Setup of harbor:
// pointwise_layer_stream
module pointwise_layer_stream #(
    parameter DATA_W   = 8,
    parameter ACC_W    = 64,
    parameter CIN      = 16,
    parameter COUT     = 16,
    parameter PAR_CIN       = 8,
    parameter PAR_COUT       = 4
)(
    input  wire clk,
    input  wire reset,
    input  wire [CIN*DATA_W-1:0]  s_axis_tdata,
    input  wire                   s_axis_tvalid,
    output wire                   s_axis_tready,
    output wire [COUT*DATA_W-1:0] m_axis_tdata,
    output wire                   m_axis_tvalid,
    input  wire                   m_axis_tready,
    input  wire                         pw_wr_en,
    input  wire [$clog2(COUT*CIN)-1:0]  pw_wr_addr,
    input  wire signed [DATA_W-1:0]     pw_wr_data,
    output wire o_intr
);
export LEC_CHECK = 0
export ABC_AREA = 0
export CAP_MARGIN = 5
export CORE_ASPECT_RATIO = 0.8
export CORE_MARGIN = 2
export CORE_UTILIZATION = 72
export CTS_CLUSTER_DIAMETER = 312
export CTS_CLUSTER_SIZE = 22
export GPL_ROUTABILITY_DRIVEN = 0
export GPL_TIMING_DRIVEN = 1
export PLACE_DENSITY = 0.65
export SETUP_SLACK_MARGIN = 1.2
export SLEW_MARGIN = 20
export TNS_END_PERCENT = 5
create_clock -name core_clock -period 4.87 [get_ports {clk}]
run.sh (not shown) runs the stock make flow with config.mk's settings and CLKGATE_MAP_FILE=.
Inputs modified between harbor and pepper:
# harbor
export LEC_CHECK = 0
export ABC_AREA = 0
export CAP_MARGIN = 5
export CORE_ASPECT_RATIO = 0.8
export CORE_MARGIN = 2
export CORE_UTILIZATION = 72
export CTS_CLUSTER_DIAMETER = 312
export CTS_CLUSTER_SIZE = 22
export GPL_ROUTABILITY_DRIVEN = 0
export GPL_TIMING_DRIVEN = 1
export PLACE_DENSITY = 0.65
export SETUP_SLACK_MARGIN = 1.2
export SLEW_MARGIN = 20
export TNS_END_PERCENT = 5
create_clock -name core_clock -period 4.87 [get_ports {clk}]
# pepper
export LEC_CHECK = 0
export ABC_AREA = 1
export CAP_MARGIN = 20
export CORE_MARGIN = 2
export CORE_UTILIZATION = 65
export SLEW_MARGIN = 20
create_clock -name core_clock -period 2.89 [get_ports {clk}]
## What came out
| pepper | all stages done | FAIL | negative setup slack |. Relative to harbor, pepper degrades overall power after layout. The lower chip area in the Yosys report of pepper and harbor is in harbor. pepper: area fraction in compound gates is 2.2 points higher than what harbor reported. Re clock buffer and inverter area fraction after layout: pepper and harbor aren't equal, and the higher value belongs to pepper.
Setup changes, pepper to garnet
# pepper
export LEC_CHECK = 0
export ABC_AREA = 1
export CAP_MARGIN = 20
export CORE_MARGIN = 2
export CORE_UTILIZATION = 65
export SLEW_MARGIN = 20
create_clock -name core_clock -period 2.89 [get_ports {clk}]
# garnet
export LEC_CHECK = 0
export CAP_MARGIN = 20
export CORE_MARGIN = 2
export CORE_UTILIZATION = 65
export SLEW_MARGIN = 20
create_clock -name core_clock -period 8.12 [get_ports {clk}]
Findings:
Per the final summary, garnet finished and its layout is clean on timing, DRC and antenna. Between pepper and garnet, the flow reports tally of clock buffers in the finished layout decreasing by a few percent. In garnet relative to pepper, amount of wire on met3 after detailed routing had gone down by more than a quarter. Fraction of synthesized area in multiplexers up 6.9 points in garnet wrt pepper. Number of cells produced by synthesis: higher on pepper. When garnet is set beside pepper, its placement-stage cell area turns out to be 14% smaller. Min register-to-register slack across pepper and garnet: pepper.

---

pointwise_layer_stream again, from the RTL that the note above started with.
export LEC_CHECK = 0
export CAP_MARGIN = 15
export CORE_MARGIN = 2
export CORE_UTILIZATION = 72
export CTS_CLUSTER_SIZE = 63
export PLACE_DENSITY = 0.67
export SETUP_SLACK_MARGIN = 1.11
export SLEW_MARGIN = 10
create_clock -name core_clock -period 4.43 [get_ports {clk}]
The first run finished but failed the layout checks on setup timing.
Next try:
==> flow/config.mk (replaced) <==
export PLATFORM = sky130hd
export DESIGN_NAME = pointwise_layer_stream
export DESIGN_NICKNAME = pointwise_layer_stream
export VERILOG_FILES = /design/flow/design.v
export SDC_FILE = /design/flow/constraint.sdc
export NUM_CORES = 4
export LEC_CHECK = 0
export CAP_MARGIN = 20
export CORE_MARGIN = 2
export CORE_UTILIZATION = 45
export SLEW_MARGIN = 20
==> flow/constraint.sdc (replaced) <==
create_clock -name core_clock -period 5.26 [get_ports {clk}]
set_input_delay 1.0520 -clock core_clock [delete_from_list [all_inputs] [get_ports {clk}]]
set_output_delay 1.0520 -clock core_clock [all_outputs]
set_load 0.01 [all_outputs]
What happened: This time the run went through all stages and came out clean; final area falls by a few percent; count of clock-buffer cells in the layout rose by 46; wire length came out lower by roughly a tenth; worst setup slack gains 490 ps.
Next try:
--- a/flow/config.mk
+++ b/flow/config.mk
@@ -7,5 +7,12 @@
 export LEC_CHECK = 0
 export CAP_MARGIN = 20
-export CORE_MARGIN = 2
-export CORE_UTILIZATION = 45
+export CORE_ASPECT_RATIO = 0.8
+export CORE_MARGIN = 4
+export CORE_UTILIZATION = 72
+export CTS_CLUSTER_DIAMETER = 96
+export CTS_CLUSTER_SIZE = 19
+export GPL_ROUTABILITY_DRIVEN = 0
+export GPL_TIMING_DRIVEN = 1
+export SETUP_SLACK_MARGIN = -0.07
 export SLEW_MARGIN = 20
+export TNS_END_PERCENT = 75
==> flow/constraint.sdc (replaced) <==
create_clock -name core_clock -period 4.1 [get_ports {clk}]
set_input_delay 0.8200 -clock core_clock [delete_from_list [all_inputs] [get_ports {clk}]]
set_output_delay 0.8200 -clock core_clock [all_outputs]
set_load 0.01 [all_outputs]
=> The changed run reached the layout checks and failed them: setup timing. Fmax rose by 7.5%. Sequential share of layout area fell by 0.87 points. Design area rose by 2.6%. Combinational power rose by 49%. Setup slack degrades by 820 ps. Critical path depth is unchanged. Power rose by 26%. Worst hold slack improves by 23 ps. Count of clock-buffer cells in the layout fell by 228. Clock skew fell by 36 ps. Cell count fell by 5.2%.
Next try:
==> flow/config.mk (replaced) <==
export PLATFORM = sky130hd
export DESIGN_NAME = pointwise_layer_stream
export DESIGN_NICKNAME = pointwise_layer_stream
export VERILOG_FILES = /design/flow/design.v
export SDC_FILE = /design/flow/constraint.sdc
export NUM_CORES = 4
export LEC_CHECK = 0
export ABC_AREA = 1
export CAP_MARGIN = 20
export CORE_MARGIN = 2
export CORE_UTILIZATION = 72
export CTS_CLUSTER_DIAMETER = 400
export PLACE_DENSITY_LB_ADDON = 0.02
export SETUP_SLACK_MARGIN = -0.17
export SLEW_MARGIN = 20
==> flow/constraint.sdc (replaced) <==
create_clock -name core_clock -period 6.11 [get_ports {clk}]
set_input_delay 1.2220 -clock core_clock [delete_from_list [all_inputs] [get_ports {clk}]]
set_output_delay 1.2220 -clock core_clock [all_outputs]
set_load 0.01 [all_outputs]
Outcome: With this change the flow completed without violations; global-route usage rises by 0.94 points; total power came out lower by 15%; count of clock-buffer cells in the layout is higher by 191; sequential share of layout area drops by 0.31 points; via count increases by 20%; synthesized cell count rose by 40%; critical path depth fell by 2; sequential power falls by 29%; worst setup slack improved by 1500 ps; first-iteration DRC count went up by 17%; hold slack loses 25 ps.
Power figures rest on the tool's default switching activity, not on a simulated workload.
